==> inputs of v34 <==
==> flow/design.v <==
module ALU #(
    parameter DATA_W = 32
)
(
    input                       i_clk,    
    input                       i_rst_n,  
    input                       i_valid,  
    input [DATA_W - 1 : 0]      i_A,      
    input [DATA_W - 1 : 0]      i_B,      
    input [         2 : 0]      i_inst,   
    output [2*DATA_W - 1 : 0]   o_data,   
    output                      o_done    
);
    parameter S_IDLE           = 2'd0;
    parameter S_ONE_CYCLE_OP   = 2'd1;
    parameter S_MULTI_CYCLE_OP = 2'd2;
    reg  [         1: 0] state, state_nxt;  
    reg  [  DATA_W-1: 0] operand_a, operand_a_nxt;
    reg  [  DATA_W-1: 0] operand_b, operand_b_nxt;
    reg  [         2: 0] inst, inst_nxt;
    wire [  DATA_W-1: 0] add_buf, sub_buf;
    reg  [  2*DATA_W: 0] shift_reg, shift_reg_nxt;
    reg                  done, done_nxt;
    reg  [         4: 0] counter;
    assign add_buf = operand_a + operand_b;
    assign sub_buf = operand_a - operand_b;
    assign o_data = shift_reg[ 2*DATA_W-1: 0];
    assign o_done = done;
    always @(*) begin
        if (i_valid) begin
            operand_a_nxt = i_A;
            operand_b_nxt = i_B;
            inst_nxt      = i_inst;
        end
        else begin
            operand_a_nxt = operand_a;
            operand_b_nxt = operand_b;
            inst_nxt      = inst;
        end
    end
    always @(*) begin
        case(state)
            S_IDLE           :  begin
                if (i_valid) state_nxt = (i_inst >= 6 ) ? S_MULTI_CYCLE_OP : S_ONE_CYCLE_OP;
                else state_nxt = state;
            end
            S_ONE_CYCLE_OP   :  state_nxt = S_IDLE;
            S_MULTI_CYCLE_OP :  state_nxt = (counter == 31) ? S_IDLE : state;           
            default : state_nxt = state;
        endcase
    end
    always @(posedge i_clk) begin 
        counter <= (state == S_MULTI_CYCLE_OP) ? counter + 5'd1 : 5'd0;
    end
    always @(*) begin
        shift_reg_nxt = shift_reg;
        case (state)
            S_IDLE          : begin
                shift_reg_nxt = 65'b0;
                done_nxt = 1'b0;
            end
            S_ONE_CYCLE_OP  : begin
                case (inst)
                    3'd0    : begin
                        if ((operand_a[DATA_W-1] == 1) && (operand_b[DATA_W-1] == 1) && (add_buf[DATA_W-1] == 0))
                            shift_reg_nxt[31:0] = {1'b1, 31'b0};
                        else if ((operand_a[DATA_W-1] == 0) && (operand_b[DATA_W-1] == 0) && (add_buf[DATA_W-1] == 1))
                            shift_reg_nxt[31:0] = {1'b0, {31{1'b1}}};
                        else
                            shift_reg_nxt[31:0] = add_buf;
                    end
                    3'd1    : begin
                        if ((operand_a[DATA_W-1] == 1) && (operand_b[DATA_W-1] == 0) && (sub_buf[DATA_W-1] == 0))
                            shift_reg_nxt[31:0] = {1'b1, 31'b0};
                        else if ((operand_a[DATA_W-1] == 0) && (operand_b[DATA_W-1] == 1) && (sub_buf[DATA_W-1] == 1))
                            shift_reg_nxt[31:0] = {1'b0, {31{1'b1}}};
                        else
                            shift_reg_nxt[31:0] = sub_buf;
                    end
                    3'd2    : shift_reg_nxt[31:0] = operand_a & operand_b;
                    3'd3    : shift_reg_nxt[31:0] = operand_a | operand_b;
                    3'd4    : shift_reg_nxt[31:0] = ($signed(operand_a) < $signed(operand_b)) ? 32'd1 : 32'd0;
                    3'd5    : shift_reg_nxt[31:0] = $signed(operand_a) >>> $signed(operand_b);
                    default : shift_reg_nxt[31:0] = shift_reg[31:0];
                endcase
                shift_reg_nxt[64:32] = 33'b0;
                done_nxt = 1'b1;
            end
            S_MULTI_CYCLE_OP: begin
                case (inst)
                    3'd6    : begin
                        if (counter == 0)
                            shift_reg_nxt[31:0] = operand_a;
                        else
                            shift_reg_nxt[31:0] = shift_reg[31:0];
                        if(shift_reg_nxt[0] == 1)
                            shift_reg_nxt[64:32] = shift_reg[63:32] + operand_b;
                        else
                            shift_reg_nxt[64:32] = shift_reg[63:32];
                        shift_reg_nxt = shift_reg_nxt >> 1;
                        if (counter == 31) 
                            done_nxt = 1'b1;
                        else 
                            done_nxt = 1'b0;
                    end
                    3'd7    :begin
                        if (counter == 0) begin
                            if ((operand_b == 1) && (operand_a[31] == 1)) begin
                                shift_reg_nxt[31:1] = operand_a[30:0];
                                shift_reg_nxt[32] = 0;
                                shift_reg_nxt[0] = 1;
                            end
                            else begin
                                shift_reg_nxt[32:1] = operand_a;
                                shift_reg_nxt[0] = 0;
                            end
                            shift_reg_nxt[63:33] = shift_reg[63:33];
                        end
                        else begin
                            if (shift_reg[63:32] >= operand_b) begin
                                shift_reg_nxt[63:32] = shift_reg[63:32] - operand_b;
                                shift_reg_nxt[0] = 1;
                            end
                            else begin
                                shift_reg_nxt[63:32] = shift_reg[63:32];
                                shift_reg_nxt[0] = 0;
                            end
                            shift_reg_nxt[31:1] = shift_reg[31:1];
                        end
                        if (counter == 31) 
                            done_nxt = 1'b1;
                        else begin
                            shift_reg_nxt = shift_reg_nxt << 1;
                            done_nxt = 1'b0;
                        end
                    end
                    default :begin
                        shift_reg_nxt = shift_reg;
                        done_nxt = done;
                    end
                endcase
            end
            default : begin
                shift_reg_nxt = shift_reg;
                done_nxt = 1'b0;
            end
        endcase
    end
    always @(posedge i_clk or negedge i_rst_n) begin
        if(!i_rst_n) begin 
            done <= 0;
        end
        else begin
            done <= done_nxt;
        end
    end
    always @(posedge i_clk or negedge i_rst_n) begin
        if (!i_rst_n) begin
            state       <= S_IDLE;
            operand_a   <= 0;
            operand_b   <= 0;
            inst        <= 0;
            shift_reg   <= 0;
        end
        else begin
            state       <= state_nxt;
            operand_a   <= operand_a_nxt;
            operand_b   <= operand_b_nxt;
            inst        <= inst_nxt;
            shift_reg   <= shift_reg_nxt;
        end
    end
endmodule
==> flow/run.sh <==
#!/bin/bash
# the make line also repeats each setting of config.mk as NAME=value (left out here)
make -C /OpenROAD-flow-scripts/flow DESIGN_CONFIG=/design/flow/config.mk WORK_HOME=/design/flow/orfs CLKGATE_MAP_FILE= finish
==> flow/config.mk <==
export PLATFORM = sky130hd
export DESIGN_NAME = ALU
export DESIGN_NICKNAME = ALU
export VERILOG_FILES = /design/flow/design.v
export SDC_FILE = /design/flow/constraint.sdc
export NUM_CORES = 4
export LEC_CHECK = 0
export ABC_AREA = 0
export CAP_MARGIN = 15
export CELL_PAD_IN_SITES_DETAIL_PLACEMENT = 0
export CORE_ASPECT_RATIO = 1.02
export CORE_MARGIN = 2
export CORE_UTILIZATION = 70
export CTS_CLUSTER_SIZE = 14
export GPL_ROUTABILITY_DRIVEN = 1
export GPL_TIMING_DRIVEN = 1
export MAX_ROUTING_LAYER = met5
export PLACE_DENSITY = 0.78
export SETUP_SLACK_MARGIN = -0.19
export SLEW_MARGIN = 35
==> flow/constraint.sdc <==
create_clock -name core_clock -period 3.62 [get_ports {i_clk}]
set_input_delay 0.7240 -clock core_clock [delete_from_list [all_inputs] [get_ports {i_clk}]]
set_output_delay 0.7240 -clock core_clock [all_outputs]
set_load 0.01 [all_outputs]
==> v16 (differences from v34) <==
- ABC_AREA: 0 -> default
- CAP_MARGIN: 15 -> 20
- CELL_PAD_IN_SITES_DETAIL_PLACEMENT: 0 -> default
- CORE_ASPECT_RATIO: 1.02 -> default
- CORE_UTILIZATION: 70 -> 72
- CTS_CLUSTER_SIZE: 14 -> default
- GPL_ROUTABILITY_DRIVEN: 1 -> default
- GPL_TIMING_DRIVEN: 1 -> default
- MAX_ROUTING_LAYER: met5 -> default
- PLACE_DENSITY: 0.78 -> default
- SETUP_SLACK_MARGIN: -0.19 -> 1.09
- SLEW_MARGIN: 35 -> 20
- TNS_END_PERCENT: default -> 5
==> flow/constraint.sdc (replaced) <==
create_clock -name core_clock -period 3.64 [get_ports {i_clk}]
set_input_delay 0.7280 -clock core_clock [delete_from_list [all_inputs] [get_ports {i_clk}]]
set_output_delay 0.7280 -clock core_clock [all_outputs]
set_load 0.01 [all_outputs]
==> v3 (differences from v34) <==
- ABC_AREA: 0 -> default
- CAP_MARGIN: 15 -> 20
- CELL_PAD_IN_SITES_DETAIL_PLACEMENT: 0 -> default
- CORE_ASPECT_RATIO: 1.02 -> default
- CORE_UTILIZATION: 70 -> 68
- CTS_CLUSTER_DIAMETER: default -> 29
- CTS_CLUSTER_SIZE: 14 -> 37
- GPL_ROUTABILITY_DRIVEN: 1 -> default
- GPL_TIMING_DRIVEN: 1 -> default
- MAX_ROUTING_LAYER: met5 -> default
- PLACE_DENSITY: 0.78 -> default
- SETUP_SLACK_MARGIN: -0.19 -> default
- SLEW_MARGIN: 35 -> 20
==> flow/constraint.sdc (replaced) <==
create_clock -name core_clock -period 3.49 [get_ports {i_clk}]
set_input_delay 0.6980 -clock core_clock [delete_from_list [all_inputs] [get_ports {i_clk}]]
set_output_delay 0.6980 -clock core_clock [all_outputs]
set_load 0.01 [all_outputs]
==> v36 (differences from v34) <==
- ABC_AREA: 0 -> 1
- CAP_MARGIN: 15 -> 20
- CELL_PAD_IN_SITES_DETAIL_PLACEMENT: 0 -> 2
- CELL_PAD_IN_SITES_GLOBAL_PLACEMENT: default -> 2
- CORE_ASPECT_RATIO: 1.02 -> default
- CORE_UTILIZATION: 70 -> 37
- CTS_CLUSTER_DIAMETER: default -> 107
- CTS_CLUSTER_SIZE: 14 -> 12
- GPL_ROUTABILITY_DRIVEN: 1 -> default
- GPL_TIMING_DRIVEN: 1 -> 0
- PLACE_DENSITY: 0.78 -> default
- SETUP_SLACK_MARGIN: -0.19 -> default
- SLEW_MARGIN: 35 -> 15
- TNS_END_PERCENT: default -> 60
==> flow/constraint.sdc (replaced) <==
create_clock -name core_clock -period 5.54 [get_ports {i_clk}]
set_input_delay 1.1080 -clock core_clock [delete_from_list [all_inputs] [get_ports {i_clk}]]
set_output_delay 1.1080 -clock core_clock [all_outputs]
set_load 0.01 [all_outputs]
==> qor summary <==
|  | v36 | v16 | v3 | v34 |
|---|---|---|---|---|
| CP Capture Point | shift_reg[30] | - | shift_reg[0] | shift_reg[10] |
| Combinational fraction of the cell area | 0.628 | - | 0.631 | 0.635 |
| Flop Count | 140 | - | 140 | 140 |
| Topmost layer with routed signal wires | met5 | - | met5 | met5 |
| Seq pwr | 0.00185 W | - | 0.00254 W | 0.00246 W |
| Status | finished clean | aborted with a tool error | finished with violations | finished with violations |
| Stage where the flow stopped | - | global routing (5_1_grt) | - | - |
| Layout check failures | - | - | negative setup slack | negative setup slack |
| Die y size | 234 um | 164 um | 169 um | 168 um |
| Post-synthesis to final-layout area growth | 14.4% | - | 19.8% | 16.5% |
| Critical Path Stages | 20 | - | 11 | 13 |
| Fraction of power consumed by sequential logic | 0.191 | - | 0.180 | 0.183 |
| Switching Fraction | 0.603 | - | 0.497 | 0.509 |
| Late-Pin Clk Latency | 500 ps | - | 470 ps | 480 ps |
| Clock edge transition at the registers on the reported setup and hold paths | 70 ps | - | 80 ps | 80 ps |
| Share of the synthesized area in the top cell type | 0.171 | 0.182 | 0.182 | 0.182 |
| Register cell area after layout | 3480 sq um | - | 3480 sq um | 3490 sq um |
| Post-synthesis adder-cell area fraction | 0.110 | 0.116 | 0.116 | 0.116 |
| Pin slew with the least headroom to its limit | 1270 ps | - | 985 ps | 989 ps |
| Leakage power | 10.5 nW | - | 9.55 nW | 9.37 nW |
| Largest stage delay on the critical path | 780 ps | - | 550 ps | 480 ps |
| Category of the worst setup path launch point | flip-flop | - | flip-flop | flip-flop |

---

==> inputs of run a <==
RTL: the design.v shown in full above, as it stands there.
clock: 3.77 ns
lec_check: 0
abc_area: 0
cap_margin: 15
cell_pad_in_sites_detail_placement: 0
core_aspect_ratio: 0.65
core_margin: 3
core_utilization: 46
cts_cluster_diameter: 224
cts_cluster_size: 98
gpl_routability_driven: 0
gpl_timing_driven: 0
max_routing_layer: met5
place_density_lb_addon: 0.02
setup_slack_margin: -0.19
slew_margin: 35
run.sh (not shown) runs the stock make flow with config.mk's settings and CLKGATE_MAP_FILE=.
==> run b: changes against run a <==
- ABC_AREA: 0 -> default
- CELL_PAD_IN_SITES_DETAIL_PLACEMENT: 0 -> default
- CORE_ASPECT_RATIO: 0.65 -> default
- CORE_MARGIN: 3 -> 2
- CORE_UTILIZATION: 46 -> 72
- CTS_CLUSTER_DIAMETER: 224 -> 354
- CTS_CLUSTER_SIZE: 98 -> 99
- GPL_ROUTABILITY_DRIVEN: 0 -> default
- GPL_TIMING_DRIVEN: 0 -> default
- MAX_ROUTING_LAYER: met5 -> default
- PLACE_DENSITY: default -> 0.37
- PLACE_DENSITY_LB_ADDON: 0.02 -> default
- SETUP_SLACK_MARGIN: -0.19 -> -0.1
- SLEW_MARGIN: 35 -> 20
==> flow/constraint.sdc (replaced) <==
create_clock -name core_clock -period 3.66 [get_ports {i_clk}]
set_input_delay 0.7320 -clock core_clock [delete_from_list [all_inputs] [get_ports {i_clk}]]
set_output_delay 0.7320 -clock core_clock [all_outputs]
set_load 0.01 [all_outputs]
==> run c: changes against run a <==
- ABC_AREA: 0 -> default
- CAP_MARGIN: 15 -> 20
- CELL_PAD_IN_SITES_DETAIL_PLACEMENT: 0 -> default
- CORE_ASPECT_RATIO: 0.65 -> default
- CORE_MARGIN: 3 -> 2
- CORE_UTILIZATION: 46 -> 70
- CTS_CLUSTER_DIAMETER: 224 -> 36
- CTS_CLUSTER_SIZE: 98 -> 35
- GPL_ROUTABILITY_DRIVEN: 0 -> default
- GPL_TIMING_DRIVEN: 0 -> default
- MAX_ROUTING_LAYER: met5 -> default
- PLACE_DENSITY_LB_ADDON: 0.02 -> default
- SETUP_SLACK_MARGIN: -0.19 -> 1.38
- SLEW_MARGIN: 35 -> 20
==> flow/constraint.sdc (replaced) <==
create_clock -name core_clock -period 4.96 [get_ports {i_clk}]
set_input_delay 0.9920 -clock core_clock [delete_from_list [all_inputs] [get_ports {i_clk}]]
set_output_delay 0.9920 -clock core_clock [all_outputs]
set_load 0.01 [all_outputs]
==> flow_summary.ini <==
; synthesis and place-and-route metrics
[global_route]
grtUsageMet2 = 0.5419
grt_pass1_vias = 19770

[final_timing]
finalSetupViolCount = 54
setup_ws_ps = -332.6

[routing]
dr.pass1.iters = 13
drt_wl_total_um = 92730

[power]
powerDensity_nw_per_um2 = 604.3

[worst_setup_path]
r2r_cells = 10

[run_status]
violations = setup timing
status = failed layout checks
# the run above: run a

==> flow_summary.ini <==
; synthesis and place-and-route metrics
[run_status]
status = failed layout checks
violations = setup timing

[routing]
vias_per_cell = 7.617
drt_wl_total_um = 77500
dr.pass1.iters = 19

[global_route]
grt_pass1_vias = 20500

[power]
switching_share = 0.5090
powerDensity_nw_per_um2 = 619.6

[final_timing]
setup_ws_ps = -110.2
finalSetupViolCount = 17

[worst_setup_path]
r2r_cells = 13
# the run above: run b

==> flow_summary.ini <==
; synthesis and place-and-route metrics
[run_status]
status = finished clean

[global_route]
grtUsageMet2 = 0.7471

[yosys]
ys_cells = 2456
topCombFamilyByArea = AND-OR/OR-AND gates

[power]
powerDensity_nw_per_um2 = 455.7
clkPwrFrac = 0.149

[routing]
dr.pass1.iters = 13

[worst_setup_path]
r2r_cells = 12

[finish]
fin_util = 0.8284
# the run above: run c


---

==> 01-02: inputs <==
Starts from the design.v that is shown in full above.
Settings: LEC_CHECK=0, CAP_MARGIN=20, CORE_MARGIN=2, CORE_UTILIZATION=40, SLEW_MARGIN=20; clock period 5.15 ns.
==> 06-14 (differences from 01-02) <==
--- a/flow/config.mk
+++ b/flow/config.mk
@@ -9,3 +9,7 @@
 export CORE_MARGIN = 2
-export CORE_UTILIZATION = 40
+export CORE_UTILIZATION = 70
+export CTS_CLUSTER_DIAMETER = 29
+export CTS_CLUSTER_SIZE = 37
+export SETUP_SLACK_MARGIN = 0.5
 export SLEW_MARGIN = 20
+export TNS_END_PERCENT = 60
==> flow/constraint.sdc (replaced) <==
create_clock -name core_clock -period 3.49 [get_ports {i_clk}]
set_input_delay 0.6980 -clock core_clock [delete_from_list [all_inputs] [get_ports {i_clk}]]
set_output_delay 0.6980 -clock core_clock [all_outputs]
set_load 0.01 [all_outputs]
==> 02-10 (differences from 01-02) <==
--- a/flow/config.mk
+++ b/flow/config.mk
@@ -9,3 +9,6 @@
 export CORE_MARGIN = 2
-export CORE_UTILIZATION = 40
+export CORE_UTILIZATION = 70
+export CTS_CLUSTER_DIAMETER = 79
+export CTS_CLUSTER_SIZE = 40
 export SLEW_MARGIN = 20
+export TNS_END_PERCENT = 65
==> flow/constraint.sdc (replaced) <==
create_clock -name core_clock -period 3.59 [get_ports {i_clk}]
set_input_delay 0.7180 -clock core_clock [delete_from_list [all_inputs] [get_ports {i_clk}]]
set_output_delay 0.7180 -clock core_clock [all_outputs]
set_load 0.01 [all_outputs]
==> results <==
Between 01-02 and 02-10, the lower fmax is in 01-02 (gap 16%, measured against 02-10). Between 01-02 and 02-10, the lower cell count is in 02-10 (gap about 4%, measured against 02-10). In 02-10 the total power is larger than in 01-02, by 51%. 01-02 ran to the end with no violations. 02-10 completed and failed the layout checks on negative setup slack. 06-14 failed in 5_1_grt (GRT-0232). Between 02-10 and 01-02, the lower hold slack is in 02-10 (gap 240 ps).
Power and IR drop assume default switching activity.
